--- flow/config.mk ---
export PLATFORM = sky130hd
export DESIGN_NAME = cache
export DESIGN_NICKNAME = cache
export VERILOG_FILES = /design/flow/design.v
export SDC_FILE = /design/flow/constraint.sdc
export NUM_CORES = 4
export LEC_CHECK = 0
export ABC_AREA = 0
export CAP_MARGIN = 5
export CELL_PAD_IN_SITES_DETAIL_PLACEMENT = 0
export CELL_PAD_IN_SITES_GLOBAL_PLACEMENT = 2
export CORE_MARGIN = 9
export CORE_UTILIZATION = 62
export CTS_CLUSTER_SIZE = 74
export GPL_TIMING_DRIVEN = 0
export HOLD_SLACK_MARGIN = 0.22
export MAX_ROUTING_LAYER = met5
export MIN_ROUTING_LAYER = met1
export PLACE_DENSITY = 0.59
export SETUP_SLACK_MARGIN = 0.03
export SLEW_MARGIN = 25
export TNS_END_PERCENT = 55
--- flow/constraint.sdc ---
create_clock -name core_clock -period 4.86 [get_ports {clk}]
set_input_delay 0.9720 -clock core_clock [delete_from_list [all_inputs] [get_ports {clk}]]
set_output_delay 0.9720 -clock core_clock [all_outputs]
set_load 0.01 [all_outputs]
--- flow/design.v ---
module Ram (
    input  wire        clka,
    input  wire        ena,
    input  wire [ 3:0] wea,
    input  wire [ 2:0] addra,
    input  wire [31:0] dina,
    output reg  [31:0] douta
);
reg [31:0] mem [0:7];
integer b;
always @(posedge clka) begin
    if (ena) begin
        for (b = 0; b < 4; b = b + 1) begin
            if (wea[b])
                mem[addra][b*8 +: 8] <= dina[b*8 +: 8];
        end
        douta <= {wea[3] ? dina[31:24] : mem[addra][31:24],
                  wea[2] ? dina[23:16] : mem[addra][23:16],
                  wea[1] ? dina[15: 8] : mem[addra][15: 8],
                  wea[0] ? dina[ 7: 0] : mem[addra][ 7: 0]};
    end
end
endmodule
module tagv_ram (
    input  wire        clka,
    input  wire        resetn,
    input  wire        ena,
    input  wire        wea,
    input  wire [ 2:0] addra,
    input  wire [25:0] dina,
    output reg  [25:0] douta
);
reg [24:0] tag_mem [0:7];
reg [ 7:0] v_mem;
always @(posedge clka) begin
    if (ena & wea)
        tag_mem[addra] <= dina[25:1];
end
always @(posedge clka) begin
    if (!resetn)
        v_mem <= 8'b0;
    else if (ena & wea)
        v_mem[addra] <= dina[0];
end
always @(posedge clka) begin
    if (ena)
        douta <= wea ? dina : {tag_mem[addra], v_mem[addra]};
end
endmodule
module cache(
    input  wire         clk,
    input  wire         resetn,
    input  wire         valid,
    input  wire         op,
    input  wire [ 2: 0] index,
    input  wire [24: 0] tag,
    input  wire [ 3: 0] offset,
    input  wire [ 3: 0] wstrb,
    input  wire [31: 0] wdata,
    output wire         addr_ok,
    output wire         data_ok,
    output wire [31: 0] rdata,
    output wire         rd_req,
    output wire [ 2: 0] rd_type,
    output wire [31: 0] rd_addr,
    input  wire         rd_rdy,
    input  wire         ret_valid,
    input  wire         ret_last,
    input  wire [31: 0] ret_data,
    output wire         wr_req,
    output wire [ 2: 0] wr_type,
    output wire [31: 0] wr_addr,
    output wire [ 3: 0] wr_wstrb,
    output wire [127:0] wr_data,
    input  wire         wr_rdy
);
parameter idle = 3'b000,lookup = 3'b001,miss = 3'b010,replace = 3'b011,refill = 3'b100;
reg op_reg; 
reg [ 2:0] index_reg;
reg [24:0] tag_reg;
reg [ 3:0] offset_reg;
reg [ 3:0] wstrb_reg;
reg [31:0] wdata_reg;
reg [2:0] state_main;
wire way0_hit;
wire way1_hit;
wire cache_hit;
wire [31:0] way0_load_word;
wire [31:0] way1_load_word;
wire load_res;
wire random; 
wire replace_data;
wire replace_tag;
wire replace_v;
wire replace_d;
reg [1:0] return_num;
reg w_way_reg;
reg [2:0] w_index_reg;
reg [3:0] w_offset_reg;
reg [3:0] w_wstrb_reg;
reg [31:0] w_data_reg;
wire [24:0] way0_tag;
wire way0_v;
wire wea_tagv0;
wire [2:0] addra_tagv0;
wire [25:0] dina_tagv0;
assign wea_tagv0 = ret_valid & ret_last & ~replace_way;
assign addra_tagv0 = ({3{state_main == lookup  || state_main == idle}} & index)
                 | ({3{state_main == miss || state_main == replace || state_main == refill}} & index_reg);
assign dina_tagv0 = {tag_reg,1'b1};                 
tagv_ram tagv_ram_way0 (
  .clka(clk),     
  .resetn(resetn),
  .ena(1'b1),       
  .wea(wea_tagv0),       
  .addra(addra_tagv0),   
  .dina(dina_tagv0),     
  .douta({way0_tag,way0_v})   
);
reg [7:0] way0_d_reg;
wire way0_d;
assign way0_d = way0_d_reg[index_reg];
always@(posedge clk)begin
    if(!resetn)
        way0_d_reg <= 8'b0;
    else if(wr_state & ~w_way_reg)
        way0_d_reg[w_index_reg] <= 1'b1;
    else if(state_main == refill & ret_valid & ret_last &~replace_way)
        way0_d_reg[index_reg] <= op_reg;    
end
wire [127:0] way0_data;
wire [2:0] addra_way0_bank0;
wire [3:0] wea_way0_bank0;
wire [31:0] dina_way0_bank0;
wire [2:0] addra_way0_bank1;
wire [3:0] wea_way0_bank1;
wire [31:0] dina_way0_bank1;
wire [2:0] addra_way0_bank3;
wire [3:0] wea_way0_bank3;
wire [31:0] dina_way0_bank3;
wire [2:0] addra_way0_bank2;
wire [3:0] wea_way0_bank2;
wire [31:0] dina_way0_bank2;
assign addra_way0_bank0 = (wr_state & ~w_offset_reg[3]&~w_offset_reg[2]) ? w_index_reg : 
                        addr_ok ? index : index_reg ;
assign wea_way0_bank0 = ({4{wr_state & ~w_offset_reg[3]&~w_offset_reg[2] & ~w_way_reg}} & w_wstrb_reg ) 
                     |({4{state_main == refill & (return_num == 2'd0) & ret_valid & ~replace_way}}); 
assign dina_way0_bank0 = ({32{wr_state}} & w_data_reg)  
                      | ({32{state_main == refill}})& (
                       ~offset_reg[3]&~offset_reg[2] & op_reg ? {
                                        wstrb_reg[3] ? wdata_reg[31:24] : ret_data[31:24],
                                        wstrb_reg[2] ? wdata_reg[23:16] : ret_data[23:16],
                                        wstrb_reg[1] ? wdata_reg[15: 8] : ret_data[15: 8],
                                        wstrb_reg[0] ? wdata_reg[ 7: 0] : ret_data[ 7: 0]
                                    } : ret_data);
Ram bank0_ram_way0 (  
  .clka(clk),     
  .ena(1'b1),       
  .wea(wea_way0_bank0),       
  .addra(addra_way0_bank0),   
  .dina(dina_way0_bank0),     
  .douta(way0_data[31:0])   
);
assign addra_way0_bank1 = (wr_state & ~w_offset_reg[3]&w_offset_reg[2]) ? w_index_reg : 
                        addr_ok ? index : index_reg ;
assign wea_way0_bank1 = ({4{wr_state & ~w_offset_reg[3]&w_offset_reg[2] & ~w_way_reg}} & w_wstrb_reg ) 
                     |({4{state_main == refill & (return_num == 2'd1) & ret_valid & ~replace_way}}); 
assign dina_way0_bank1 = ({32{wr_state}} & w_data_reg)  
                      | ({32{state_main == refill}})& (
                       ~offset_reg[3]& offset_reg[2] & op_reg ? {
                                        wstrb_reg[3] ? wdata_reg[31:24] : ret_data[31:24],
                                        wstrb_reg[2] ? wdata_reg[23:16] : ret_data[23:16],
                                        wstrb_reg[1] ? wdata_reg[15: 8] : ret_data[15: 8],
                                        wstrb_reg[0] ? wdata_reg[ 7: 0] : ret_data[ 7: 0]
                                    } : ret_data);
Ram bank1_ram_way0 (
  .clka(clk),     
  .ena(1'b1),       
  .wea(wea_way0_bank1),       
  .addra(addra_way0_bank1),   
  .dina(dina_way0_bank1),     
  .douta(way0_data[63:32])   
);
assign addra_way0_bank2 = (wr_state & w_offset_reg[3]&~w_offset_reg[2]) ? w_index_reg : 
                        addr_ok ? index : index_reg ;
assign wea_way0_bank2 = ({4{wr_state & w_offset_reg[3]&~w_offset_reg[2] & ~w_way_reg}} & w_wstrb_reg ) 
                     |({4{state_main == refill & (return_num == 2'd2) & ret_valid & ~replace_way}}); 
assign dina_way0_bank2 = ({32{wr_state}} & w_data_reg)  
                      | ({32{state_main == refill}})& (
                       offset_reg[3]&~offset_reg[2] & op_reg ? {
                                        wstrb_reg[3] ? wdata_reg[31:24] : ret_data[31:24],
                                        wstrb_reg[2] ? wdata_reg[23:16] : ret_data[23:16],
                                        wstrb_reg[1] ? wdata_reg[15: 8] : ret_data[15: 8],
                                        wstrb_reg[0] ? wdata_reg[ 7: 0] : ret_data[ 7: 0]
                                    } : ret_data);
Ram bank2_ram_way0 (
  .clka(clk),     
  .ena(1'b1),       
  .wea(wea_way0_bank2),       
  .addra(addra_way0_bank2),   
  .dina(dina_way0_bank2),     
  .douta(way0_data[95:64])   
);
assign addra_way0_bank3 = (wr_state & w_offset_reg[3]&w_offset_reg[2]) ? w_index_reg : 
                        addr_ok ? index : index_reg ;
assign wea_way0_bank3 = ({4{wr_state & w_offset_reg[3]&w_offset_reg[2] & ~w_way_reg}} & w_wstrb_reg ) 
                     |({4{state_main == refill & (return_num ==2'd3) & ret_valid & ~replace_way}}); 
assign dina_way0_bank3 = ({32{wr_state}} & w_data_reg)  
                      | (({32{state_main == refill}})& (
                       offset_reg[3]&offset_reg[2] & op_reg ? {
                                        wstrb_reg[3] ? wdata_reg[31:24] : ret_data[31:24],
                                        wstrb_reg[2] ? wdata_reg[23:16] : ret_data[23:16],
                                        wstrb_reg[1] ? wdata_reg[15: 8] : ret_data[15: 8],
                                        wstrb_reg[0] ? wdata_reg[ 7: 0] : ret_data[ 7: 0]
                                    } : ret_data));
Ram bank3_ram_way0 (
  .clka(clk),     
  .ena(1'b1),       
  .wea(wea_way0_bank3),       
  .addra(addra_way0_bank3),   
  .dina(dina_way0_bank3),     
  .douta(way0_data[127:96])   
);
wire [24:0] way1_tag;
wire way1_v;
wire wea_tagv1;
wire [2:0] addra_tagv1;
wire [25:0] dina_tagv1;
assign wea_tagv1 = ret_valid & ret_last & replace_way;
assign addra_tagv1 = ({3{state_main == lookup  || state_main == idle}} & index)
                 | ({3{state_main == miss || state_main == replace || state_main == refill}} & index_reg);
assign dina_tagv1 = {tag_reg,1'b1};                 
tagv_ram tagv_ram_way1 (
  .clka(clk),     
  .resetn(resetn),
  .ena(1'b1),       
  .wea(wea_tagv1),       
  .addra(addra_tagv1),   
  .dina(dina_tagv1),     
  .douta({way1_tag,way1_v})   
);
reg [7:0] way1_d_reg;
wire way1_d;
assign way1_d = way1_d_reg[index_reg];
always@(posedge clk)begin
    if(!resetn)
        way1_d_reg <= 8'b0;
    else if(wr_state & w_way_reg)
        way1_d_reg[w_index_reg] <= 1'b1;
    else if(state_main == refill & ret_valid & ret_last & replace_way)
        way1_d_reg[index_reg] <= op_reg;    
end
wire [127:0] way1_data;
wire [2:0] addra_way1_bank0;
wire [3:0] wea_way1_bank0;
wire [31:0] dina_way1_bank0;
wire [2:0] addra_way1_bank1;
wire [3:0] wea_way1_bank1;
wire [31:0] dina_way1_bank1;
wire [2:0] addra_way1_bank3;
wire [3:0] wea_way1_bank3;
wire [31:0] dina_way1_bank3;
wire [2:0] addra_way1_bank2;
wire [3:0] wea_way1_bank2;
wire [31:0] dina_way1_bank2;
assign addra_way1_bank0 = (wr_state & ~w_offset_reg[3]&~w_offset_reg[2]) ? w_index_reg : 
                        addr_ok ? index : index_reg ;
assign wea_way1_bank0 = ({4{wr_state & ~w_offset_reg[3]&~w_offset_reg[2] & w_way_reg}} & w_wstrb_reg ) 
                     |({4{state_main == refill & (return_num == 2'd0) & ret_valid & replace_way}}); 
assign dina_way1_bank0 = ({32{wr_state}} & w_data_reg)  
                      | ({32{state_main == refill}})& (
                       ~offset_reg[3]&~offset_reg[2] & op_reg ? {
                                        wstrb_reg[3] ? wdata_reg[31:24] : ret_data[31:24],
                                        wstrb_reg[2] ? wdata_reg[23:16] : ret_data[23:16],
                                        wstrb_reg[1] ? wdata_reg[15: 8] : ret_data[15: 8],
                                        wstrb_reg[0] ? wdata_reg[ 7: 0] : ret_data[ 7: 0]
                                    } : ret_data);
Ram bank0_ram_way1 (  
  .clka(clk),     
  .ena(1'b1),       
  .wea(wea_way1_bank0),       
  .addra(addra_way1_bank0),   
  .dina(dina_way1_bank0),     
  .douta(way1_data[31:0])   
);
assign addra_way1_bank1 = (wr_state & ~w_offset_reg[3]&w_offset_reg[2]) ? w_index_reg : 
                        addr_ok ? index : index_reg ;
assign wea_way1_bank1 = ({4{wr_state & ~w_offset_reg[3]&w_offset_reg[2] & w_way_reg}} & w_wstrb_reg ) 
                     |({4{state_main == refill & (return_num == 2'd1) & ret_valid & replace_way}}); 
assign dina_way1_bank1 = ({32{wr_state}} & w_data_reg)  
                      | ({32{state_main == refill}})& (
                       ~offset_reg[3]&offset_reg[2] & op_reg ? {
                                        wstrb_reg[3] ? wdata_reg[31:24] : ret_data[31:24],
                                        wstrb_reg[2] ? wdata_reg[23:16] : ret_data[23:16],
                                        wstrb_reg[1] ? wdata_reg[15: 8] : ret_data[15: 8],
                                        wstrb_reg[0] ? wdata_reg[ 7: 0] : ret_data[ 7: 0]
                                    } : ret_data);
Ram bank1_ram_way1 (
  .clka(clk),     
  .ena(1'b1),       
  .wea(wea_way1_bank1),       
  .addra(addra_way1_bank1),   
  .dina(dina_way1_bank1),     
  .douta(way1_data[63:32])   
);
assign addra_way1_bank2 = (wr_state & w_offset_reg[3]&~w_offset_reg[2]) ? w_index_reg : 
                        addr_ok ? index : index_reg ;
assign wea_way1_bank2 = ({4{wr_state & w_offset_reg[3]&~w_offset_reg[2] & w_way_reg}} & w_wstrb_reg ) 
                     |({4{state_main == refill & (return_num == 2'd2) & ret_valid & replace_way}}); 
assign dina_way1_bank2 = ({32{wr_state}} & w_data_reg)  
                      | ({32{state_main == refill}})& (
                       offset_reg[3]&~offset_reg[2] & op_reg ? {
                                        wstrb_reg[3] ? wdata_reg[31:24] : ret_data[31:24],
                                        wstrb_reg[2] ? wdata_reg[23:16] : ret_data[23:16],
                                        wstrb_reg[1] ? wdata_reg[15: 8] : ret_data[15: 8],
                                        wstrb_reg[0] ? wdata_reg[ 7: 0] : ret_data[ 7: 0]
                                    } : ret_data);
Ram bank2_ram_way1 (
  .clka(clk),     
  .ena(1'b1),       
  .wea(wea_way1_bank2),       
  .addra(addra_way1_bank2),   
  .dina(dina_way1_bank2),     
  .douta(way1_data[95:64])   
);
assign addra_way1_bank3 = (wr_state & w_offset_reg[3]&w_offset_reg[2]) ? w_index_reg : 
                        addr_ok ? index : index_reg ;
assign wea_way1_bank3 = ({4{wr_state & w_offset_reg[3]&w_offset_reg[2] & w_way_reg}} & w_wstrb_reg ) 
                     |({4{state_main == refill & (return_num == 2'd3) & ret_valid & replace_way}}); 
assign dina_way1_bank3 = ({32{wr_state}} & w_data_reg)  
                      | ({32{state_main == refill}})& (
                       (offset_reg[3]&offset_reg[2] & op_reg) ? {
                                        wstrb_reg[3] ? wdata_reg[31:24] : ret_data[31:24],
                                        wstrb_reg[2] ? wdata_reg[23:16] : ret_data[23:16],
                                        wstrb_reg[1] ? wdata_reg[15: 8] : ret_data[15: 8],
                                        wstrb_reg[0] ? wdata_reg[ 7: 0] : ret_data[ 7: 0]
                                    } : ret_data);
Ram bank3_ram_way1 (
  .clka(clk),     
  .ena(1'b1),       
  .wea(wea_way1_bank3),       
  .addra(addra_way1_bank3),   
  .dina(dina_way1_bank3),     
  .douta(way1_data[127:96])   
);
always@(posedge clk)begin
    if(!resetn)begin
        op_reg <= 1'b0; 
        index_reg <= 3'b0; 
        tag_reg <= 25'b0; 
        offset_reg <= 4'b0; 
        wstrb_reg <= 4'b0; 
        wdata_reg   <= 32'b0; 
    end
    else if((state_main == idle & valid & !hit_write_cf) |
            (state_main == lookup & (cache_hit & valid & (op | (!op & !hit_write_cf) ))))begin
        op_reg <= op; 
        index_reg <= index; 
        tag_reg <= tag; 
        offset_reg <= offset; 
        wstrb_reg <= wstrb; 
        wdata_reg   <= wdata;         
    end
end
assign way0_hit = way0_v && {way0_tag == tag_reg};
assign way1_hit = way1_v && {way1_tag == tag_reg};
assign cache_hit = way0_hit || way1_hit;
assign way0_load_word = way0_data[offset_reg[3:2]*32 +: 32];
assign way1_load_word = way1_data[offset_reg[3:2]*32 +: 32];
assign load_res = {32{way0_hit}} & way0_load_word
                | {32{way1_hit}} & way1_load_word
                | {32{~cache_hit}} & ret_data;
LFSR u_lfsr(
    .clk(clk),
    .reset(!resetn),
    .lfsr_bit(random)
);                
reg replace_way; 
always@(posedge clk)begin
    if(!resetn)begin
        replace_way <= 1'b0;
    end
    else if(state_main == miss & wr_rdy)begin
        replace_way <= random;
    end
end
always@(posedge clk)begin
    if(!resetn | (state_main == replace && rd_rdy))
        return_num <= 2'b0;
    else if(ret_valid)begin
        return_num <= return_num + 2'b1;
    end
end
always@(posedge clk)begin
    if(!resetn)begin
        state_main <= idle;
    end
    else if(state_main == idle)begin
        if(valid & !hit_write_cf)begin
            state_main <= lookup;       
        end
    end
    else if(state_main == lookup)begin
        if(cache_hit & (!valid | (valid & hit_write_cf)))begin
            state_main <= idle;
        end    
        else if(!cache_hit)begin
            state_main <= miss;
        end 
    end
    else if(state_main == miss)begin
        if(wr_rdy)begin
            state_main <= replace;
        end
    end
    else if(state_main == replace)begin
        if(rd_rdy)begin
            state_main <= refill;
        end
    end
    else if(state_main == refill)begin
        if(ret_valid & ret_last)begin
            state_main <= idle;
        end
    end
    else 
        state_main <= idle;
end
reg wr_state;
wire hit_write_sign;
wire hit_write_cf;
assign hit_write_sign = (state_main == lookup) & op_reg & cache_hit;
assign hit_write_cf = ( (state_main == lookup) & op_reg & (!op & valid) & ({tag,index,offset} == {tag_reg,index_reg,offset_reg}) ) 
                    | ( wr_state & (!op & valid) & (offset[3:2] == w_offset_reg[3:2]));
always@(posedge clk)begin
    if(!resetn)begin
        wr_state <= 1'b0;
        w_way_reg <= 1'b0;
        w_index_reg <= 3'b0;
        w_offset_reg <= 4'b0;
        w_wstrb_reg <= 4'b0;
        w_data_reg <= 32'b0;
    end
    else if(~wr_state)begin
        if(hit_write_sign)begin
            wr_state <= 1'b1;
            w_way_reg <= way1_hit;
            w_index_reg <= index_reg;
            w_offset_reg <= offset_reg;
            w_wstrb_reg <= wstrb_reg;
            w_data_reg <= wdata_reg; 
        end 
    end
    else if(wr_state)begin
        if(hit_write_sign)begin
            w_way_reg <= way1_hit;
            w_index_reg <= index_reg;
            w_offset_reg <= offset_reg;
            w_wstrb_reg <= wstrb_reg;
            w_data_reg <= wdata_reg; 
        end
        else begin
            wr_state <= 1'b0;
        end    
    end
    else 
        wr_state <= 1'b0;
end
assign addr_ok = ((state_main == idle) & !hit_write_cf) || 
                 (state_main == lookup & (cache_hit & valid & (op | (!op & !hit_write_cf) ))); 
assign data_ok = (state_main == lookup & (cache_hit)) ||
                 (state_main == refill && ret_valid && return_num == offset_reg[3:2]);
assign rdata = ({32{state_main == lookup & way0_hit}} & way0_load_word)
             | ({32{state_main == lookup & way1_hit}} & way1_load_word)
             | ({32{state_main == refill}} & ret_data);                  
assign rd_req = (state_main == replace);
assign rd_type = 3'b100;
assign rd_addr = {tag_reg,index_reg,4'd0};
reg wr_req_reg;
assign wr_req = wr_req_reg & 
            ((replace_way) ? (way1_d & way1_v) : (way0_d & way0_v));
assign wr_type = 3'b100;
assign wr_addr = {(replace_way ? way1_tag : way0_tag),index_reg,4'd0};
assign wr_wstrb = 4'b1111;
assign wr_data = replace_way ? way1_data : way0_data;
always@(posedge clk)begin
    if(!resetn)
        wr_req_reg <= 1'b0;
    else if(state_main == miss & wr_rdy)
        wr_req_reg <= 1'b1;
    else if(wr_rdy)
        wr_req_reg <= 1'b0;
end                 
endmodule
module LFSR (
    input wire clk,
    input wire reset,
    output reg lfsr_bit
);
    reg [7:0] lfsr;
    always @(posedge clk) begin
        if (reset) begin
            lfsr <= 8'h1;  
        end else begin
            lfsr <= {lfsr[6:0], lfsr[7] ^ lfsr[5]};  
        end
    end
    always @(posedge clk) begin
        if (reset) begin
            lfsr_bit <= 1'b0;
        end else begin
            lfsr_bit <= lfsr[0];  
        end
    end
endmodule
--- flow/run.sh ---
#!/bin/bash
# the make line also repeats each setting of config.mk as NAME=value (left out here)
make -C /OpenROAD-flow-scripts/flow DESIGN_CONFIG=/design/flow/config.mk WORK_HOME=/design/flow/orfs CLKGATE_MAP_FILE= finish
==> results of run 1 <==
-- per-stage QoR --
step / instance area (µm²) / hold WS [ns] / util [%]
3_5_place_dp: 119000 / 0.420 / 68.4
3_3_place_gp: 115000 / 0.420 / 66.0
2_1_floorplan: 109000 / 0.412 / -
6_report: 132000 / 0.435 / 75.5
4_1_cts: 131000 / 0.437 / 75.1
5_1_grt: 132000 / 0.448 / 75.5
-- metal layers --
metal	track usage, %	vias up
li1	-	25721
met5	0	-
met4	26.0	14
met3	9.26	980
met2	57.1	4602
met1	49.7	33880
-- final cells by class --
| class | instances | area, µm² |
|---|---|---|
| sequential | 2626 | 77100 |
| tap | 2325 | 2910 |
| timing repair buffer | 612 | 6240 |
| clock inverter | 132 | 1090 |
| buffer | 399 | 2500 |
| clock buffer | 344 | 7480 |
| antenna | 22 | 55.1 |
| multi-input combinational | 2819 | 34100 |
| inverter | 27 | 106 |
| fill | 9851 | 42600 |
-- timing repair --
item                       4_1_cts  5_1_grt
gates resized                  741      155
setup buffers                   59        9
setup endpoints to repair     2357     2339
pin swaps                       76       13
gates cloned                     3        0
==> results.txt, run 1 <==
impl run done, here's what came out: outcome=complete, but fails checks, Failed Checks=negative setup slack, power consumption=51.2 mW, capturing element of the worst setup path=wr_data[73], total clock buffers created by CTS=281, Max power group=sequential cells, Clock Root Buffer=clkbuf_16, number of maximum-capacitance violations=0, Seq. pwr=24.7 mW, post-detailed-placement half-perimeter wirelength=267 mm, Final min period=5.80 ns, WP data arrival=4.82 ns, IO buf count=325, area enclosed by the die boundary=191,000 µm², number of global-route vias before repair=63,626, pin count of the biggest net entering global routing=24, Placed Instances=8,741, width of the die=437 µm, sequential area share after synthesis=70.9%, dominant synthesized flop cell=edfxtp_1, antenna violations before repair=50, length of the first detailed-routing pass in iterations=8, clock group share of total power=40.2%, post-detailed-route via-to-cell ratio=7.01, type of element launching the critical path=flop, RD Place Congestion=0.963, capturing element type of the critical path=output port, R2R cell count=15, average wire per standard cell=39.6 µm, detailed-route via count=65,197, area of the core region=174,000 µm², worst path cell trace=buf_1 > buf_1 > mux2i_2 > mux2i_1 > clkdlybuf4s50_1, H-tree Lvls=5, fmax=173 MHz, power density cells=389 nW/µm², Synth area leader=edfxtp_1, Top logic family=multiplexers, count of cell types in the netlist=80, reg-to-reg slack, setup=-0.67 ns, P_int=38.6 mW, peak supply drop=0.000495 V, hold-fix buffer count after cts=0, kind of critical path=reg -> out, area share of and-or/or-and cells after synthesis=3.43%, combinational cell power=5.96 mW, Largest type area fraction=67.6%, dominant delay contributor by cell family on the critical path=buffers and inverters, top layer used by detailed routing=met5, slew at the pin closest to its max-slew limit=1.30 ns, count of mapped cells out of synthesis=5,859, combinational fraction of design power=11.6%, largest cells by area after synthesis=edfxtp_1, mux4_2, mux2i_1, die height=437 µm, Post-route DRC=0, CP Max Fanout=10, worst slack after detailed placement=-2.50 ns, count of pins on the block boundary=346, leakage power summed over all cells=41.8 nW, total global routing track utilization=38.1%, summed negative setup slack over all endpoints=-825.14 ns, multiplexer fraction of the synthesized cell area=19.8%, Hold Fails Final Rpt=0, wire length on met1=126 mm, # Cells Yosys=5,859, top cells by count, synth=edfxtp_1, mux2i_1, mux4_2, Post-Synth Adder-Cell Area=0.184%, P_clk=20.6 mW, source-to-sink clock delay at the later pin of the worst-skew pair=0.95 ns, Synth Area in Simple Gates=3.29%, initial core utilization=62.4%, end of the worst register-to-register path=bank1_ram_way1.mem[6][28]$_DFFE_PP_, Syn Area/Cell=18.6 µm², final setup skew=0.0660 ns, post-route clock period utilization=119%, met3 wirelength from detailed routing=43.3 mm, number of sinks driven by the clock tree=2,626, final worst slack=-0.935 ns, Levels on crit path=5, parity-gate share of the synthesized area counting xor and xnor cells=0.636%, Area Growth Syn to Fin=21.0%, Max transition margin=10.6%, unrepaired setup endpoints after global routing=true, final std cells w/o fill=9,306, CTS clk-pin slew, worst paths=0.06 ns, critical path's largest stage delay=0.99 ns, hold worst-path end=u_lfsr.lfsr[7]$_SDFF_PN0_, Final Net Count=6,890, initial drt markers=9,679, CTS tree=built, final setup violation count=2,271, most popular library cell in the synthesized design by count=edfxtp_1, number of warning messages in the logs=43, Buf/Inv on CP=3, number of stages on the worst hold path=1, count of warnings emitted by yosys=4, number of flops mapped to enable cells by yosys=2,448, hold wc startpoint=u_lfsr.lfsr[6]$_SDFF_PN0_, Req. time, crit path=3.89 ns, class of the tightest hold or removal check=reg -> reg, wire length after detailed routing=369 mm, final-report max-slew violation count=0, sw frac=24.6%, number of register bits inferred by synthesis=2,626, residual overflow from global routing=0, count of antenna-violating nets left after detailed routing=0, cell with the largest stage delay on the worst path=mux2i_2, maximum buffer depth of the clock tree=4, switching power=12.6 mW, yosys stat chip area=109,000 µm², area of the mapped netlist=109,000 µm², cell row count=153, detailed route wirelength on metal2=168 mm, Most common cell on crit path=buf_1, proportion of register bits with asynchronous set or reset after synthesis=0%, Sequential Power Share=48.2%, global-route wire length before repair=504 mm
==> run 2: changes to the inputs <==
ABC_AREA = not set   (was 0)
CAP_MARGIN = 20   (was 5)
CELL_PAD_IN_SITES_DETAIL_PLACEMENT = not set   (was 0)
CELL_PAD_IN_SITES_GLOBAL_PLACEMENT = not set   (was 2)
CORE_MARGIN = 2   (was 9)
CORE_UTILIZATION = 72   (was 62)
CTS_CLUSTER_SIZE = 25   (was 74)
GPL_TIMING_DRIVEN = not set   (was 0)
HOLD_SLACK_MARGIN = not set   (was 0.22)
MAX_ROUTING_LAYER = not set   (was met5)
MIN_ROUTING_LAYER = not set   (was met1)
PLACE_DENSITY = not set   (was 0.59)
SETUP_SLACK_MARGIN = 1.44   (was 0.03)
SLEW_MARGIN = 20   (was 25)
TNS_END_PERCENT = not set   (was 55)
clock period = 4.83 ns   (was 4.86 ns; I/O delays follow)
==> run 2 against run 1 <==
The flow now stops in global routing (5_1_grt). Die area shrank 19%. Synthesized area is the same. Synthesized cell count is the same.
==> results.txt, run 2 <==
yosys + openroad results -> outcome=did not finish, Last stage=global routing (5_1_grt), area enclosed by the die boundary=154,000 µm², Largest type area fraction=67.6%, area of the mapped netlist=109,000 µm², most popular library cell in the synthesized design by count=edfxtp_1, top cells by count, synth=edfxtp_1, mux2i_1, mux4_2, total clock buffers created by CTS=241, count of cell types in the netlist=80, area of the core region=150,000 µm², Post-Synth Adder-Cell Area=0.184%, die height=393 µm, number of register bits inferred by synthesis=2,626, Synth Area in Simple Gates=3.29%, count of pins on the block boundary=346, Synth area leader=edfxtp_1, sequential area share after synthesis=70.9%, Top logic family=multiplexers, Placed Instances=8,653, cell row count=142, Syn Area/Cell=18.6 µm², width of the die=393 µm, number of flops mapped to enable cells by yosys=2,448, parity-gate share of the synthesized area counting xor and xnor cells=0.636%, Clock Root Buffer=clkbuf_16, post-detailed-placement half-perimeter wirelength=236 mm, RD Place Congestion=1.01, worst slack after detailed placement=-0.776 ns, number of sinks driven by the clock tree=2,626, proportion of register bits with asynchronous set or reset after synthesis=0%, largest cells by area after synthesis=edfxtp_1, mux4_2, mux2i_1, IO buf count=327, dominant synthesized flop cell=edfxtp_1, maximum buffer depth of the clock tree=3, count of mapped cells out of synthesis=5,859, H-tree Lvls=4, initial core utilization=72.5%, # Cells Yosys=5,859, multiplexer fraction of the synthesized cell area=19.8%, total placed instance area=125,000 µm², area share of and-or/or-and cells after synthesis=3.43%, yosys stat chip area=109,000 µm², count of warnings emitted by yosys=4
run 2: stage by stage:
stage | hold slack [ns] | TNS, ns | utilization [%]
after CTS | 0.454 | -357.26 | 89.8
after detailed placement | 0.427 | -975.75 | 83.6
after global placement | 0.419 | -789.16 | 83.6
after floorplan | 0.412 | 0 | -
run 2: what timing repair did:
action / 4_1_cts
cloned: 6
resized: 314
pin swaps: 21
endpoints found under the setup margin: 2806
setup buffers: 46
hold buffers: 0
==> run 3: changes to the inputs <==
CTS_CLUSTER_DIAMETER = 362   (was not set)
CTS_CLUSTER_SIZE = 21   (was 25)
HOLD_SLACK_MARGIN = 0.29   (was not set)
SETUP_SLACK_MARGIN = 1.11   (was 1.44)
TNS_END_PERCENT = 80   (was not set)
clock period = 4.23 ns   (was 4.83 ns; I/O delays follow)
==> run 3 against run 2 <==
Now fails the layout checks on negative setup slack. Synthesized cell count stayed put. Die area unchanged. Synthesized area unchanged.
==> results.txt, run 3 <==
impl run done, here's what came out: Seq. pwr=28.4 mW, dominant synthesized flop cell=edfxtp_1, maximum buffer depth of the clock tree=3, Max transition margin=19.7%, Buf/Inv on CP=6, P_int=37.9 mW, pin count of the biggest net entering global routing=72, count of antenna-violating nets left after detailed routing=0, number of register bits inferred by synthesis=2,626, clock group share of total power=29.8%, end of the worst register-to-register path=bank3_ram_way0.mem[7][9]$_DFFE_PP_, die height=393 µm, sequential cell area=77,100 µm², sw frac=25.5%, area enclosed by the die boundary=154,000 µm², Area Growth Syn to Fin=21.1%, residual overflow from global routing=0, detailed-route via count=69,131, initial core utilization=72.5%, Syn Area/Cell=18.6 µm², kind of critical path=reg -> out, slew at the pin closest to its max-slew limit=1.20 ns, area of the core region=150,000 µm², RD Place Congestion=0.970, Top logic family=multiplexers, source-to-sink clock delay at the later pin of the worst-skew pair=0.86 ns, P_clk=15.1 mW, H-tree Lvls=4, most popular library cell in the synthesized design by count=edfxtp_1, Largest type area fraction=67.6%, CP Max Fanout=10, sequential area share after synthesis=70.9%, Failed Checks=negative setup slack, Synth area leader=edfxtp_1, total clock buffers created by CTS=143, peak supply drop=0.000518 V, average wire per standard cell=39.4 µm, count of mapped cells out of synthesis=5,859, Hold Fails Final Rpt=0, cell with the largest stage delay on the worst path=or4bb_4, multiplexer fraction of the synthesized cell area=19.8%, R2R cell count=20, number of stages on the worst hold path=1, global-route wire length before repair=479 mm, fmax=185 MHz, post-route clock period utilization=128%, Post-route DRC=0, unrepaired setup endpoints after global routing=true, yosys stat chip area=109,000 µm², area of the mapped netlist=109,000 µm², CTS tree=built, largest cells by area after synthesis=edfxtp_1, mux4_2, mux2i_1, count of pins on the block boundary=346, antenna violations before repair=21, final setup violation count=2,226, outcome=complete, but fails checks, hold wc startpoint=u_lfsr.lfsr[6]$_SDFF_PN0_, count of warnings emitted by yosys=4, count of cell types in the netlist=80, number of sinks driven by the clock tree=2,626, capturing element type of the critical path=output port, number of maximum-capacitance violations=0, width of the die=393 µm, initial drt markers=11,609, Post-Synth Adder-Cell Area=0.184%, Req. time, crit path=3.38 ns, leakage power summed over all cells=42.8 nW, final instance area=132,000 µm², Synth Area in Simple Gates=3.29%, number of inserted filler cells in the final layout=5,804, hold-fix buffer count after cts=0, combinational fraction of design power=14.3%, number of warning messages in the logs=44, WP data arrival=4.57 ns, total placed instance area=124,000 µm², switching power=13.0 mW, final worst slack=-1.18 ns, Sequential Power Share=55.9%, capturing element of the worst setup path=rdata[20], # Cells Yosys=5,859, number of flops mapped to enable cells by yosys=2,448, Final min period=5.41 ns, class of the tightest hold or removal check=reg -> reg, IO buf count=327, post-detailed-route via-to-cell ratio=7.53, critical path's largest stage delay=0.49 ns, dominant delay contributor by cell family on the critical path=buffers and inverters, reg-to-reg slack, setup=-0.84 ns, hold worst-path end=u_lfsr.lfsr[7]$_SDFF_PN0_, area of the multi-input gates=33,400 µm², combinational cell power=7.28 mW, Final Net Count=7,159, parity-gate share of the synthesized area counting xor and xnor cells=0.636%, final setup skew=0.0543 ns, cell row count=142, wire length after detailed routing=361 mm, area share of and-or/or-and cells after synthesis=3.43%, Hold WS=0.445 ns, Clock Root Buffer=clkbuf_16, power density cells=386 nW/µm², proportion of register bits with asynchronous set or reset after synthesis=0%, CTS clk-pin slew, worst paths=0.09 ns, length of the first detailed-routing pass in iterations=9, final-report max-slew violation count=0, Levels on crit path=16, Max power group=sequential cells, type of element launching the critical path=flop, number of global-route vias before repair=66,274, post-detailed-placement half-perimeter wirelength=228 mm, worst path cell trace=bufbuf_16 > mux2i_1 > a22o_1 > o21ai_1 > buf_4 > nor2b_1 > or4bb_4 > nor4_4 > buf_4 > nand2_8 > buf_12 > buf_8 > nor2_4 > a21oi_1 > o21ai_1 > buf_2, top cells by count, synth=edfxtp_1, mux2i_1, mux4_2, total global routing track utilization=44.8%
==> run 3: through the flow <==
stage / instances / setup WS [ns] / power, mW / setup TNS (ns) / util (%)
2_1_floorplan: 5875 / 0.0431 / 32.3 / 0 / -
3_3_place_gp: 8769 / -1.25 / 35.2 / -1779.19 / 82.6
3_5_place_dp: 8769 / -1.26 / 35.3 / -1720.25 / 82.6
4_1_cts: 9070 / -0.992 / 49.9 / -1278.50 / 86.2
5_1_grt: 9167 / -1.20 / 51.5 / -1510.74 / 87.8
6_report: 9177 / -1.18 / 50.8 / -1370.61 / 87.8
==> run 3: cell type report <==
| cell class | instances | share of cell area, % |
|---|---|---|
| multi-input combinational | 2819 | 25.3 |
| sequential | 2626 | 58.6 |
| clock inverter | 15 | 0.210 |
| antenna | 11 | 0.0209 |
| tap | 2016 | 1.92 |
| timing repair buffer | 1418 | 10.8 |
| clock buffer | 245 | 3.02 |
| inverter | 27 | 0.126 |
==> run 3: layer usage <==
| layer | track usage, % | wire length [µm] | vias up |
|---|---|---|---|
| met2 | 68.3 | 165000 | 6859 |
| li1 | - | - | 26101 |
| met5 | 0.670 | 393 | - |
| met4 | 24.3 | 29100 | 26 |
| met1 | 58.4 | 110000 | 34498 |
| met3 | 14.1 | 57000 | 1647 |
==> run 3: repair_timing <==
action                     in CTS  in global routing
setup endpoints to repair    2367               2509
resized                       332                315
pin swaps                      34                105
setup buffers                  36                 88
gates cloned                    5                  8
==> run 4: changes to the inputs <==
CAP_MARGIN = 25   (was 20)
CELL_PAD_IN_SITES_DETAIL_PLACEMENT = 1   (was not set)
CORE_MARGIN = 3   (was 2)
CORE_UTILIZATION = 40   (was 72)
CTS_CLUSTER_DIAMETER = 191   (was 362)
CTS_CLUSTER_SIZE = not set   (was 21)
GPL_TIMING_DRIVEN = 1   (was not set)
HOLD_SLACK_MARGIN = not set   (was 0.29)
MIN_ROUTING_LAYER = met1   (was not set)
PLACE_DENSITY_LB_ADDON = 0.29   (was not set)
SETUP_SLACK_MARGIN = not set   (was 1.11)
TNS_END_PERCENT = not set   (was 80)
clock period = 4.44 ns   (was 4.23 ns; I/O delays follow)
==> run 4 against run 3 <==
Still fails the layout checks on negative setup slack. Global-route usage down 19 points. Cell area up 4.6%. Sequential share of layout area down 2.6 points. Die area up 80%. Worst setup slack better by 0.047 ns. Critical path depth up 1. Core utilization down 37 points. Sequential cell count unchanged. Largest cell class unchanged.
==> results.txt, run 4 <==
impl run done, here's what came out: most popular library cell in the synthesized design by count=edfxtp_1, dominant delay contributor by cell family on the critical path=simple AND/OR/NAND/NOR gates, Clock Root Buffer=clkbuf_16, sequential area share after synthesis=70.9%, H-tree Lvls=5, R2R cell count=21, count of cell types in the netlist=80, Max transition margin=22.7%, hold-fix buffer count after cts=0, area of the mapped netlist=109,000 µm², WP data arrival=4.69 ns, final-report max-slew violation count=0, Levels on crit path=17, area of the multi-input gates=32,300 µm², maximum buffer depth of the clock tree=4, source-to-sink clock delay at the later pin of the worst-skew pair=0.90 ns, outcome=complete, but fails checks, total clock buffers created by CTS=290, number of maximum-capacitance violations=0, IO buf count=327, final worst slack=-1.14 ns, CTS clk-pin slew, worst paths=0.06 ns, post-detailed-route via-to-cell ratio=6.04, # Cells Yosys=5,859, reg-to-reg slack, setup=-0.96 ns, cell row count=190, unrepaired setup endpoints after global routing=true, length of the first detailed-routing pass in iterations=6, combinational cell power=6.90 mW, die height=527 µm, number of global-route vias before repair=67,665, parity-gate share of the synthesized area counting xor and xnor cells=0.636%, cell with the largest stage delay on the worst path=mux4_2, Largest type area fraction=67.6%, Req. time, crit path=3.55 ns, number of flops mapped to enable cells by yosys=2,448, capturing element type of the critical path=output port, total placed instance area=124,000 µm², number of stages on the worst hold path=1, count of antenna-violating nets left after detailed routing=0, combinational fraction of design power=11.9%, Post-Synth Adder-Cell Area=0.184%, multiplexer fraction of the synthesized cell area=19.8%, area enclosed by the die boundary=278,000 µm², Top logic family=multiplexers, initial drt markers=8,459, final instance area=138,000 µm², Most common cell on crit path=buf_4, width of the die=527 µm, Syn Area/Cell=18.6 µm², capturing element of the worst setup path=rdata[26], number of register bits inferred by synthesis=2,626, pin count of the biggest net entering global routing=88, Buf/Inv on CP=7, count of warnings emitted by yosys=4, sequential cell area=77,100 µm², Post-route DRC=0, sw frac=24.3%, area share of and-or/or-and cells after synthesis=3.43%, final cell utilization of the core=51.2%, Max power group=sequential cells, Sequential Power Share=46.5%, number of inserted filler cells in the final layout=24,683, final setup skew=0.0934 ns, Hold Fails Final Rpt=0, worst path cell trace=buf_12 > buf_8 > mux4_2 > mux2_4 > xor2_2 > nor4_2 > nand4_1 > nor4_4 > buf_4 > nand2_8 > buf_4 > buf_12 > nor2_4 > a21oi_1 > o21ai_1 > buf_4 > buf_6, hold wc startpoint=u_lfsr.lfsr[4]$_SDFF_PN0_, total global routing track utilization=25.8%, Final Net Count=7,321, critical path's largest stage delay=0.48 ns, top cells by count, synth=edfxtp_1, mux2i_1, mux4_2, dominant synthesized flop cell=edfxtp_1, P_clk=24.2 mW, post-route clock period utilization=126%, number of warning messages in the logs=43, Seq. pwr=27.1 mW, Synth Area in Simple Gates=3.29%, slew at the pin closest to its max-slew limit=1.13 ns, class of the tightest hold or removal check=reg -> reg, RD Place Congestion=0.917, switching power=14.2 mW, kind of critical path=reg -> out, count of mapped cells out of synthesis=5,859, end of the worst register-to-register path=bank3_ram_way0.mem[4][28]$_DFFE_PP_, Failed Checks=negative setup slack, peak supply drop=0.000299 V, average wire per standard cell=34.4 µm, yosys stat chip area=109,000 µm², area of the core region=269,000 µm², Area Growth Syn to Fin=26.7%, power density cells=422 nW/µm², type of element launching the critical path=flop, P_int=44.1 mW, largest cells by area after synthesis=edfxtp_1, mux4_2, mux2i_1, fmax=179 MHz, post-detailed-placement half-perimeter wirelength=256 mm, CTS tree=built, antenna violations before repair=50, clock group share of total power=41.7%, leakage power summed over all cells=45.3 nW, CP Max Fanout=6, proportion of register bits with asynchronous set or reset after synthesis=0%, final setup violation count=2,179, global-route wire length before repair=516 mm, detailed-route via count=66,365, Synth area leader=edfxtp_1, count of pins on the block boundary=346, hold worst-path end=u_lfsr.lfsr[5]$_SDFF_PN0_, wire length after detailed routing=378 mm, number of sinks driven by the clock tree=2,626, initial core utilization=40.4%, Final min period=5.58 ns, residual overflow from global routing=0
==> run 4: metrics by stage <==
| step | total power [mW] | hold WS, ns | setup WS, ns | std cells | setup TNS [ns] |
|---|---|---|---|---|---|
| floorplan | 30.5 | 0.412 | -0.182 | 5875 | -20.55 |
| global placement | 33.6 | 0.421 | -1.74 | 10268 | -2447.40 |
| detailed placement | 33.7 | 0.438 | -1.89 | 10278 | -2771.87 |
| CTS | 57.8 | 0.433 | -1.13 | 10847 | -1110.25 |
| global route | 59.7 | 0.468 | -1.25 | 10981 | -1651.74 |
| finish | 58.2 | 0.427 | -1.14 | 10986 | -1426.30 |
==> run 4: layout make-up <==
| type | count | share of cell area [%] |
|---|---|---|
| multi-input combinational | 2819 | 23.5 |
| inverter | 27 | 0.115 |
| tap | 3552 | 3.23 |
| antenna | 11 | 0.0200 |
| clock inverter | 154 | 1.23 |
| sequential | 2626 | 56.0 |
| timing repair buffer | 1433 | 10.4 |
| clock buffer | 364 | 5.60 |
==> run 4: layer usage <==
layer | global-route usage, % | vias to the layer above | routed length (µm)
met3 | 4.67 | 910 | 34900
met5 | 0 | - | 118
li1 | - | 26631 | -
met4 | 11.1 | 18 | 21900
met1 | 34.0 | 35038 | 141000
met2 | 42.2 | 3768 | 181000
==> run 4: timing repair <==
item                                    in CTS  in global routing
gates resized                              386                431
buffers inserted                            45                122
pin swaps                                   46                107
endpoints found under the setup margin    2216               2263
gates cloned                                 7                 12
==> run 5: changes to the inputs <==
CAP_MARGIN = 20   (was 25)
CELL_PAD_IN_SITES_DETAIL_PLACEMENT = not set   (was 1)
CORE_MARGIN = 2   (was 3)
CORE_UTILIZATION = 70   (was 40)
CTS_CLUSTER_DIAMETER = not set   (was 191)
CTS_CLUSTER_SIZE = 21   (was not set)
GPL_TIMING_DRIVEN = not set   (was 1)
MIN_ROUTING_LAYER = not set   (was met1)
PLACE_DENSITY_LB_ADDON = not set   (was 0.29)
clock period = 4.23 ns   (was 4.44 ns; I/O delays follow)
==> run 5 against run 4 <==
Still fails the layout checks on negative setup slack. Worst hold slack better by 0.015 ns. Synthesized area unchanged. Clock power down 3%. Via count up 2.7%. Cell area down 3.6%. Die area down 43%. Combinational power down 0.6%.
==> results.txt, run 5 <==
impl run done, here's what came out: Syn Area/Cell=18.6 µm², Area Growth Syn to Fin=22.2%, area enclosed by the die boundary=159,000 µm², leakage power summed over all cells=44.0 nW, R2R cell count=20, # Cells Yosys=5,859, most popular library cell in the synthesized design by count=edfxtp_1, yosys stat chip area=109,000 µm², number of sinks driven by the clock tree=2,626, reg-to-reg slack, setup=-0.92 ns, worst path cell trace=buf_12 > buf_8 > buf_6 > mux4_2 > mux2i_4 > xnor2_1 > nor4_2 > buf_4 > nand4_1 > nor4_4 > buf_4 > nand2_8 > clkbuf_16 > nor2_2 > a21oi_1 > o21ai_4 > buf_6, count of warnings emitted by yosys=4, length of the first detailed-routing pass in iterations=10, total placed instance area=123,000 µm², count of pins on the block boundary=346, kind of critical path=reg -> out, slew at the pin closest to its max-slew limit=1.25 ns, count of mapped cells out of synthesis=5,859, combinational fraction of design power=11.7%, fmax=183 MHz, end of the worst register-to-register path=bank0_ram_way1.mem[2][30]$_DFFE_PP_, Synth Area in Simple Gates=3.29%, Clock Root Buffer=clkbuf_16, die height=398 µm, top cells by count, synth=edfxtp_1, mux2i_1, mux4_2, dominant delay contributor by cell family on the critical path=buffers and inverters, number of register bits inferred by synthesis=2,626, P_int=44.7 mW, Largest type area fraction=67.6%, largest cells by area after synthesis=edfxtp_1, mux4_2, mux2i_1, combinational cell power=6.86 mW, Post-route DRC=0, IO buf count=327, final setup violation count=2,289, Hold WS=0.442 ns, area share of and-or/or-and cells after synthesis=3.43%, sw frac=23.8%, residual overflow from global routing=0, type of element launching the critical path=flop, CP Max Fanout=7, average wire per standard cell=37.5 µm, wire length after detailed routing=351 mm, Max transition margin=14.3%, Sequential Power Share=48.4%, post-route clock period utilization=129%, capturing element type of the critical path=output port, number of warning messages in the logs=44, parity-gate share of the synthesized area counting xor and xnor cells=0.636%, area of the core region=154,000 µm², antenna violations before repair=28, final std cells w/o fill=9,351, critical path's largest stage delay=0.52 ns, proportion of register bits with asynchronous set or reset after synthesis=0%, peak supply drop=0.000486 V, detailed-route via count=68,148, Synth area leader=edfxtp_1, hold-fix buffer count after cts=0, sequential area share after synthesis=70.9%, CTS clk-pin slew, worst paths=0.06 ns, number of stages on the worst hold path=1, power density cells=442 nW/µm², hold wc startpoint=u_lfsr.lfsr[6]$_SDFF_PN0_, initial core utilization=70.5%, Req. time, crit path=3.38 ns, unrepaired setup endpoints after global routing=true, hold worst-path end=u_lfsr.lfsr[7]$_SDFF_PN0_, final setup skew=0.0674 ns, total clock buffers created by CTS=275, final instance area=133,000 µm², capturing element of the worst setup path=rdata[22], final worst slack=-1.23 ns, Seq. pwr=28.4 mW, summed negative setup slack over all endpoints=-1560.33 ns, Max power group=sequential cells, P_clk=23.4 mW, RD Place Congestion=0.974, Final Net Count=7,242, WP data arrival=4.61 ns, post-detailed-placement half-perimeter wirelength=226 mm, count of cell types in the netlist=80, initial drt markers=11,126, Top logic family=multiplexers, pin count of the biggest net entering global routing=72, total global routing track utilization=44.2%, Buf/Inv on CP=7, area of the mapped netlist=109,000 µm², multiplexer fraction of the synthesized cell area=19.8%, Failed Checks=negative setup slack, CTS tree=built, switching power=14.0 mW, dominant synthesized flop cell=edfxtp_1, class of the tightest hold or removal check=reg -> reg, Placed Instances=8,832, Hold Fails Final Rpt=0, cell row count=144, number of flops mapped to enable cells by yosys=2,448, cell with the largest stage delay on the worst path=mux4_2, Levels on crit path=17, outcome=complete, but fails checks, count of antenna-violating nets left after detailed routing=0, H-tree Lvls=5, width of the die=398 µm, Final min period=5.46 ns, Post-Synth Adder-Cell Area=0.184%, clock group share of total power=39.9%, maximum buffer depth of the clock tree=4, post-detailed-route via-to-cell ratio=7.29, final-report max-slew violation count=0, number of global-route vias before repair=67,784, number of maximum-capacitance violations=0, global-route wire length before repair=488 mm, source-to-sink clock delay at the later pin of the worst-skew pair=0.94 ns
## run 5: what timing repair did
item                                    in CTS  in global routing
cloned                                       2                  1
gates resized                              331                124
hold endpoints to repair                     0                  0
pin swaps                                   27                 24
setup buffers                               29                 22
endpoints found under the setup margin    2225               2302
## run 5: layer usage
layer  GRT usage [%]  wire length [µm]
met1            57.2            111000
met2            66.7            162000
met3            14.6             52300
met4            25.1             24700
met5           0.303               708
## run 5: final cells by class
| type | instances | area [µm²] |
|---|---|---|
| sequential | 2626 | 77100 |
| multi-input combinational | 2819 | 32200 |
| fill | 6459 | 21400 |
| timing repair buffer | 1369 | 12400 |
| clock buffer | 356 | 7450 |
| tap | 2044 | 2560 |
| clock inverter | 104 | 1010 |
| inverter | 27 | 129 |
| antenna | 6 | 15.0 |
## run 5: per-stage QoR
step / worst slack, ns / power (mW) / utilization, %
final: -1.23 / 58.7 / 86.2
after CTS: -1.17 / 58.3 / 85.6
after floorplan: -0.223 / 32.2 / -
after detailed placement: -1.40 / 35.3 / 79.5
after global placement: -1.56 / 35.2 / 79.5
after global routing: -1.27 / 59.7 / 86.1
==> run 6: changes to the inputs <==
CELL_PAD_IN_SITES_GLOBAL_PLACEMENT = 2   (was not set)
CORE_ASPECT_RATIO = 1.08   (was not set)
CORE_MARGIN = 10   (was 2)
CORE_UTILIZATION = 23   (was 70)
CTS_CLUSTER_SIZE = not set   (was 21)
GPL_ROUTABILITY_DRIVEN = 1   (was not set)
GPL_TIMING_DRIVEN = 1   (was not set)
MAX_ROUTING_LAYER = met4   (was not set)
PLACE_DENSITY_LB_ADDON = 0.28   (was not set)
SETUP_SLACK_MARGIN = 1.29   (was not set)
clock period = 5.1 ns   (was 4.23 ns; I/O delays follow)
==> run 6 against run 5 <==
The layout still fails its checks (negative setup slack). Worst setup slack improved by 0.55 ns. Total power decreased by 12%. Clock skew increased by 0.085 ns. Sequential cell count unchanged. Sequential power decreased by 17%. Cell count increased by 46%. Sequential share of layout area decreased by 4.7 points. Core utilization decreased by 56 points. Critical path type unchanged. Wire length increased by 14%. Synthesized area unchanged. Die area increased to 3.2 times the previous value.
==> results.txt, run 6 <==
impl run done, here's what came out: post-detailed-placement half-perimeter wirelength=292 mm, Req. time, crit path=4.08 ns, largest cells by area after synthesis=edfxtp_1, mux4_2, mux2i_1, yosys stat chip area=109,000 µm², area of the mapped netlist=109,000 µm², unrepaired setup endpoints after global routing=true, number of register bits inferred by synthesis=2,626, initial drt markers=5,094, slew at the pin closest to its max-slew limit=1.16 ns, summed negative setup slack over all endpoints=-128.13 ns, P_clk=22.0 mW, length of the first detailed-routing pass in iterations=6, Placed Instances=12,922, pin count of the biggest net entering global routing=80, cell row count=262, Area Growth Syn to Fin=32.8%, number of stages on the worst hold path=1, Max power group=sequential cells, number of inserted filler cells in the final layout=45,889, Max transition margin=21.2%, final-report max-slew violation count=0, maximum buffer depth of the clock tree=4, # Cells Yosys=5,859, detailed-route via count=62,090, post-detailed-route via-to-cell ratio=4.56, reg-to-reg slack, setup=-0.32 ns, R2R cell count=21, P_int=38.9 mW, Failed Checks=negative setup slack, number of flops mapped to enable cells by yosys=2,448, hold-fix buffer count after cts=0, number of global-route vias before repair=64,895, count of cell types in the netlist=80, final worst slack=-0.681 ns, Seq. pwr=23.6 mW, Sequential Power Share=45.6%, area enclosed by the die boundary=501,000 µm², clock group share of total power=42.6%, leakage power summed over all cells=45.8 nW, capturing element of the worst setup path=rdata[26], area share of and-or/or-and cells after synthesis=3.43%, Top logic family=multiplexers, combinational cell power=6.10 mW, number of maximum-capacitance violations=0, initial core utilization=23.1%, CP Max Fanout=6, Hold Fails Final Rpt=0, power density cells=358 nW/µm², Largest type area fraction=67.6%, Final Net Count=7,275, die height=735 µm, sw frac=24.8%, peak supply drop=0.000238 V, number of warning messages in the logs=42, worst slack after detailed placement=-0.981 ns, dominant synthesized flop cell=edfxtp_1, worst path cell trace=buf_12 > buf_4 > buf_4 > mux2i_4 > a22o_1 > or3_1 > nand4_1 > or2_4 > nor4_4 > nand4_1 > buf_12 > buf_12 > buf_12 > o21ai_4 > buf_12 > buf_6, proportion of register bits with asynchronous set or reset after synthesis=0%, Levels on crit path=16, global-route wire length before repair=547 mm, WP data arrival=4.76 ns, parity-gate share of the synthesized area counting xor and xnor cells=0.636%, top cells by count, synth=edfxtp_1, mux2i_1, mux4_2, Clock Root Buffer=clkbuf_16, RD Place Congestion=0.812, Post-route DRC=0, Post-Synth Adder-Cell Area=0.184%, area of the core region=471,000 µm², antenna violations before repair=32, count of warnings emitted by yosys=4, count of antenna-violating nets left after detailed routing=0, final setup violation count=1,255, Buf/Inv on CP=8, total global routing track utilization=16.0%, combinational fraction of design power=11.8%, residual overflow from global routing=0, Syn Area/Cell=18.6 µm², switching power=12.9 mW, CTS clk-pin slew, worst paths=0.06 ns, type of element launching the critical path=flop, post-route clock period utilization=113%, class of the tightest hold or removal check=reg -> reg, kind of critical path=reg -> out, outcome=complete, but fails checks, CTS tree=built, width of the die=682 µm, dominant delay contributor by cell family on the critical path=simple AND/OR/NAND/NOR gates, Synth Area in Simple Gates=3.29%, Hold WS=0.425 ns, IO buf count=327, count of mapped cells out of synthesis=5,859, most popular library cell in the synthesized design by count=edfxtp_1, Synth area leader=edfxtp_1, end of the worst register-to-register path=bank1_ram_way1.mem[7][31]$_DFFE_PP_, Final min period=5.78 ns, average wire per standard cell=29.5 µm, count of pins on the block boundary=346, Most common cell on crit path=buf_12, fmax=173 MHz, wire length after detailed routing=401 mm, final cell utilization of the core=30.6%, sequential area share after synthesis=70.9%, critical path's largest stage delay=0.44 ns, multiplexer fraction of the synthesized cell area=19.8%, cell with the largest stage delay on the worst path=dfxtp_4, hold worst-path end=u_lfsr.lfsr[4]$_SDFF_PN0_, final std cells w/o fill=13,610, number of sinks driven by the clock tree=2,626, hold wc startpoint=u_lfsr.lfsr[3]$_SDFF_PN0_, capturing element type of the critical path=output port, final setup skew=0.152 ns, H-tree Lvls=5, source-to-sink clock delay at the later pin of the worst-skew pair=1.00 ns, total clock buffers created by CTS=307
run 6: what timing repair did:
action | in CTS | in global routing
setup endpoints to repair | 2604 | 2746
gates cloned | 6 | 0
gates resized | 411 | 123
pin swaps | 67 | 49
setup buffers | 101 | 17
run 6: cell type report:
class	count	area, µm²	share of cell area [%]
Antenna cell	11	27.5	0.0191
Clock buffer	378	8100	5.61
Clock inverter	175	1930	1.34
Inverter	27	144	0.0996
Multi-Input combinational cell	2819	34300	23.8
Sequential cell	2626	77100	53.4
Tap cell	6204	7760	5.37
Timing Repair Buffer	1370	15000	10.4
run 6: stage by stage:
step	area (µm²)	power, mW
4_1_cts	144000	52.4
5_1_grt	144000	53.5
3_5_place_dp	131000	30.0
6_report	144000	51.8
2_1_floorplan	112000	26.9
3_3_place_gp	131000	30.0
run 6: layer usage:
metal / track usage, % / wire (µm)
met1: 20.1 / 169000
met2: 26.3 / 195000
met3: 2.83 / 22200
met4: 4.86 / 14900
met5: - / 0
==> run 7: changes to the inputs <==
CELL_PAD_IN_SITES_GLOBAL_PLACEMENT = not set   (was 2)
CORE_ASPECT_RATIO = not set   (was 1.08)
CORE_MARGIN = 2   (was 10)
CORE_UTILIZATION = 68   (was 23)
CTS_CLUSTER_SIZE = 21   (was not set)
GPL_ROUTABILITY_DRIVEN = not set   (was 1)
GPL_TIMING_DRIVEN = not set   (was 1)
MAX_ROUTING_LAYER = not set   (was met4)
PLACE_DENSITY_LB_ADDON = not set   (was 0.28)
SETUP_SLACK_MARGIN = 1.14   (was 1.29)
clock period = 4.32 ns   (was 5.1 ns; I/O delays follow)
==> run 7 against run 6 <==
Still fails the layout checks on negative setup slack. Non-clock buffer count fell by 58. Cell area fell by 7.4%. Sequential cell count did not move. Die area fell by 67%. Critical path depth did not move. Sequential share of layout area rose by 4.2 points. Clock-buffer cell count fell by 29. Via count rose by 6.3%. Worst hold slack improved by 0.029 ns.
==> results.txt, run 7 <==
impl run done, here's what came out: RD Place Congestion=0.957, average wire per standard cell=35.8 µm, Top logic family=multiplexers, number of stages on the worst hold path=2, Levels on crit path=16, summed negative setup slack over all endpoints=-964.00 ns, Post-route DRC=0, yosys stat chip area=109,000 µm², area of the mapped netlist=109,000 µm², number of flops mapped to enable cells by yosys=2,448, power consumption=57.1 mW, Clock Root Buffer=clkbuf_16, Seq. pwr=27.8 mW, end of the worst register-to-register path=bank1_ram_way0.mem[4][16]$_DFFE_PP_, top cells by count, synth=edfxtp_1, mux2i_1, mux4_2, initial core utilization=68.6%, power density cells=427 nW/µm², Final Net Count=7,187, post-detailed-route via-to-cell ratio=7.07, worst slack after detailed placement=-1.04 ns, detailed-route via count=65,993, combinational fraction of design power=11.8%, fmax=187 MHz, dominant delay contributor by cell family on the critical path=simple AND/OR/NAND/NOR gates, sw frac=23.8%, WP data arrival=4.49 ns, leakage power summed over all cells=44.1 nW, cell row count=146, clock group share of total power=39.6%, number of warning messages in the logs=44, most popular library cell in the synthesized design by count=edfxtp_1, Post-Synth Adder-Cell Area=0.184%, critical path's largest stage delay=0.48 ns, capturing element of the worst setup path=rdata[30], peak supply drop=0.000440 V, cell with the largest stage delay on the worst path=mux4_2, P_clk=22.6 mW, multiplexer fraction of the synthesized cell area=19.8%, sequential area share after synthesis=70.9%, Max power group=sequential cells, final worst slack=-1.04 ns, kind of critical path=reg -> out, R2R cell count=19, unrepaired setup endpoints after global routing=true, class of the tightest hold or removal check=reg -> reg, Buf/Inv on CP=6, final setup skew=0.0718 ns, P_int=43.5 mW, count of warnings emitted by yosys=4, pin count of the biggest net entering global routing=83, capturing element type of the critical path=output port, residual overflow from global routing=0, proportion of register bits with asynchronous set or reset after synthesis=0%, CP Max Fanout=7, Max transition margin=19.4%, initial drt markers=10,124, # Cells Yosys=5,859, CTS tree=built, post-detailed-placement half-perimeter wirelength=224 mm, area share of and-or/or-and cells after synthesis=3.43%, number of maximum-capacitance violations=0, Largest type area fraction=67.6%, Failed Checks=negative setup slack, hold worst-path end=w_data_reg[8]$_SDFFE_PN0P_, source-to-sink clock delay at the later pin of the worst-skew pair=0.92 ns, total global routing track utilization=41.1%, count of cell types in the netlist=80, area enclosed by the die boundary=163,000 µm², length of the first detailed-routing pass in iterations=7, hold wc startpoint=w_data_reg[8]$_SDFFE_PN0P_, die height=404 µm, Hold Fails Final Rpt=0, outcome=complete, but fails checks, Synth area leader=edfxtp_1, dominant synthesized flop cell=edfxtp_1, slew at the pin closest to its max-slew limit=1.17 ns, worst path cell trace=buf_12 > buf_12 > mux4_2 > mux2_4 > xor2_4 > nor4_4 > nand4b_1 > nor4_2 > buf_4 > nand2_8 > buf_4 > nor2_4 > a21oi_2 > o21ai_2 > buf_6 > buf_6, number of register bits inferred by synthesis=2,626, Sequential Power Share=48.6%, count of pins on the block boundary=346, Req. time, crit path=3.46 ns, Final min period=5.36 ns, parity-gate share of the synthesized area counting xor and xnor cells=0.636%, count of mapped cells out of synthesis=5,859, count of antenna-violating nets left after detailed routing=0, Synth Area in Simple Gates=3.29%, largest cells by area after synthesis=edfxtp_1, mux4_2, mux2i_1, H-tree Lvls=5, width of the die=404 µm, post-route clock period utilization=124%, Syn Area/Cell=18.6 µm², reg-to-reg slack, setup=-0.70 ns, number of global-route vias before repair=65,294, CTS clk-pin slew, worst paths=0.06 ns, maximum buffer depth of the clock tree=4, type of element launching the critical path=flop, IO buf count=327, final-report max-slew violation count=0, global-route wire length before repair=469 mm, antenna violations before repair=23, Area Growth Syn to Fin=23.1%, total clock buffers created by CTS=277, final setup violation count=2,168, area of the core region=159,000 µm², number of sinks driven by the clock tree=2,626, switching power=13.6 mW, final cell utilization of the core=84.4%, combinational cell power=6.75 mW, wire length after detailed routing=334 mm
[run 7: area by class of cell]
| cell class | instances | area (µm²) |
|---|---|---|
| repair buffers | 1312 | 12400 |
| diodes | 12 | 30.0 |
| inverters | 27 | 141 |
| multi-input cells | 2819 | 33100 |
| flip-flops and latches | 2626 | 77100 |
| fillers | 7143 | 24700 |
| clock buffers | 349 | 7410 |
| well taps | 2072 | 2590 |
| clock inverters | 119 | 1000 |
[run 7: routing by layer]
| metal | part of all wire (%) | vias to the layer above | track usage (%) |
|---|---|---|---|
| li1 | - | 26296 | - |
| met1 | 34 | 33606 | 56.2 |
| met2 | 46 | 5090 | 61.8 |
| met3 | 13 | 981 | 11.0 |
| met4 | 6.3 | 20 | 21.6 |
| met5 | 0.051 | - | 0 |
[run 7: metrics by stage]
| step | hold WS (ns) | cells | instance area [µm²] |
|---|---|---|---|
| CTS | 0.452 | 9303 | 133000 |
| finish | 0.454 | 9336 | 134000 |
| detailed placement | 0.425 | 8815 | 124000 |
| floorplan | 0.412 | 5875 | 111000 |
| global route | 0.472 | 9325 | 134000 |
| global placement | 0.415 | 8815 | 124000 |
[run 7: repair_timing]
action,4_1_cts,5_1_grt
pin swaps,42,36
hold buffers,0,0
resized,328,93
endpoints found under the hold margin,0,0
setup endpoints to repair,2515,2561
cloned,1,1
buffers inserted,19,20
==> run 8: changes to the inputs <==
CORE_UTILIZATION = 70   (was 68)
CTS_CLUSTER_SIZE = 25   (was 21)
SETUP_SLACK_MARGIN = 1.15   (was 1.14)
clock period = 4.29 ns   (was 4.32 ns; I/O delays follow)
==> run 8 against run 7 <==
The layout still fails its checks (negative setup slack). Synthesized area did not move. Cell area up 0.28%. Sequential cell count is the same. Wire length increased by 7.5%. Clock power rose by 3%.
==> results.txt, run 8 <==
impl run done, here's what came out: reg-to-reg slack, setup=-0.95 ns, unrepaired setup endpoints after global routing=true, pin count of the biggest net entering global routing=86, # Cells Yosys=5,859, cell row count=144, Area Growth Syn to Fin=23.4%, count of antenna-violating nets left after detailed routing=0, initial drt markers=10,788, dominant synthesized flop cell=edfxtp_1, Synth area leader=edfxtp_1, combinational fraction of design power=12.2%, critical path's largest stage delay=0.53 ns, number of flops mapped to enable cells by yosys=2,448, width of the die=398 µm, CTS tree=built, die height=398 µm, worst slack after detailed placement=-1.25 ns, initial core utilization=70.5%, sequential area share after synthesis=70.9%, Levels on crit path=16, CTS clk-pin slew, worst paths=0.06 ns, Buf/Inv on CP=6, number of sinks driven by the clock tree=2,626, final worst slack=-1.07 ns, detailed-route via count=68,322, area of the core region=154,000 µm², dominant delay contributor by cell family on the critical path=simple AND/OR/NAND/NOR gates, sw frac=24.2%, final-report max-slew violation count=0, peak supply drop=0.000465 V, count of pins on the block boundary=346, maximum buffer depth of the clock tree=4, total global routing track utilization=45.3%, multiplexer fraction of the synthesized cell area=19.8%, P_clk=23.2 mW, outcome=complete, but fails checks, count of warnings emitted by yosys=4, number of warning messages in the logs=44, Largest type area fraction=67.6%, capturing element of the worst setup path=rdata[11], area enclosed by the die boundary=159,000 µm², R2R cell count=20, summed negative setup slack over all endpoints=-1608.32 ns, type of element launching the critical path=flop, wire length after detailed routing=359 mm, number of maximum-capacitance violations=0, parity-gate share of the synthesized area counting xor and xnor cells=0.636%, Post-Synth Adder-Cell Area=0.184%, Most common cell on crit path=buf_12, antenna violations before repair=13, area of the mapped netlist=109,000 µm², Seq. pwr=28.0 mW, IO buf count=327, P_int=44.2 mW, end of the worst register-to-register path=bank1_ram_way0.mem[4][18]$_DFFE_PP_, class of the tightest hold or removal check=reg -> reg, total placed instance area=124,000 µm², Post-route DRC=0, most popular library cell in the synthesized design by count=edfxtp_1, Hold Fails Final Rpt=0, kind of critical path=reg -> out, Top logic family=multiplexers, Max power group=sequential cells, worst path cell trace=buf_12 > buf_16 > buf_12 > mux4_2 > mux2i_4 > xnor2_2 > nor4_2 > nand4_1 > nor4_4 > nand2_4 > buf_12 > buf_16 > nor2_2 > a21oi_1 > o21ai_1 > buf_2, RD Place Congestion=0.965, global-route wire length before repair=498 mm, post-detailed-route via-to-cell ratio=7.34, WP data arrival=4.50 ns, slew at the pin closest to its max-slew limit=1.21 ns, top cells by count, synth=edfxtp_1, mux2i_1, mux4_2, average wire per standard cell=38.6 µm, Clock Root Buffer=clkbuf_16, power consumption=58.3 mW, count of mapped cells out of synthesis=5,859, hold wc startpoint=u_lfsr.lfsr[4]$_SDFF_PN0_, source-to-sink clock delay at the later pin of the worst-skew pair=0.94 ns, final instance area=134,000 µm², Synth Area in Simple Gates=3.29%, hold-fix buffer count after cts=0, power density cells=434 nW/µm², leakage power summed over all cells=44.2 nW, area share of and-or/or-and cells after synthesis=3.43%, capturing element type of the critical path=output port, combinational cell power=7.09 mW, number of inserted filler cells in the final layout=6,129, Req. time, crit path=3.43 ns, Failed Checks=negative setup slack, H-tree Lvls=5, post-route clock period utilization=125%, fmax=187 MHz, CP Max Fanout=8, yosys stat chip area=109,000 µm², hold worst-path end=u_lfsr.lfsr[5]$_SDFF_PN0_, largest cells by area after synthesis=edfxtp_1, mux4_2, mux2i_1, proportion of register bits with asynchronous set or reset after synthesis=0%, Syn Area/Cell=18.6 µm², switching power=14.1 mW, length of the first detailed-routing pass in iterations=7, count of cell types in the netlist=80, final setup skew=0.0663 ns, number of register bits inferred by synthesis=2,626, post-detailed-placement half-perimeter wirelength=228 mm, number of global-route vias before repair=68,182, final setup violation count=2,272, cell with the largest stage delay on the worst path=mux4_2, residual overflow from global routing=0, Hold WS=0.423 ns, Sequential Power Share=48.0%, Final min period=5.36 ns, number of stages on the worst hold path=1, Final Net Count=7,185, total clock buffers created by CTS=275, clock group share of total power=39.8%, Max transition margin=17.3%
==> run 8: layout make-up <==
| cell class | instances | area (µm²) | area share (%) |
|---|---|---|---|
| flip-flops and latches | 2626 | 77100 | 57.5 |
| diodes | 7 | 17.5 | 0.0131 |
| multi-input cells | 2819 | 33000 | 24.6 |
| well taps | 2044 | 2560 | 1.91 |
| repair buffers | 1312 | 12900 | 9.61 |
| inverters | 27 | 139 | 0.103 |
| clock inverters | 104 | 1080 | 0.803 |
| clock buffers | 364 | 7390 | 5.51 |
==> run 8: repair_timing <==
action,4_1_cts,5_1_grt
hold endpoints to repair,0,0
setup buffers,35,21
endpoints found under the setup margin,2479,2882
resized,291,117
cloned,4,3
pin swaps,31,49
==> run 8: stage by stage <==
| step | cells | utilization (%) |
|---|---|---|
| after detailed placement | 8765 | 80.3 |
| after floorplan | 5875 | - |
| after global placement | 8761 | 80.2 |
| final | 9303 | 87.0 |
| after global routing | 9296 | 87.0 |
| after CTS | 9272 | 86.4 |
==> run 8: metal layers <==
metal / track usage, % / wire length [µm] / vias to the layer above
li1: - / - / 26252
met1: 57.8 / 113000 / 34387
met2: 68.4 / 166000 / 6244
met3: 15.5 / 53100 / 1419
met4: 26.7 / 27200 / 20
met5: 0.636 / 214 / -
No activity file was given, so power comes from the tool's default toggle rates.
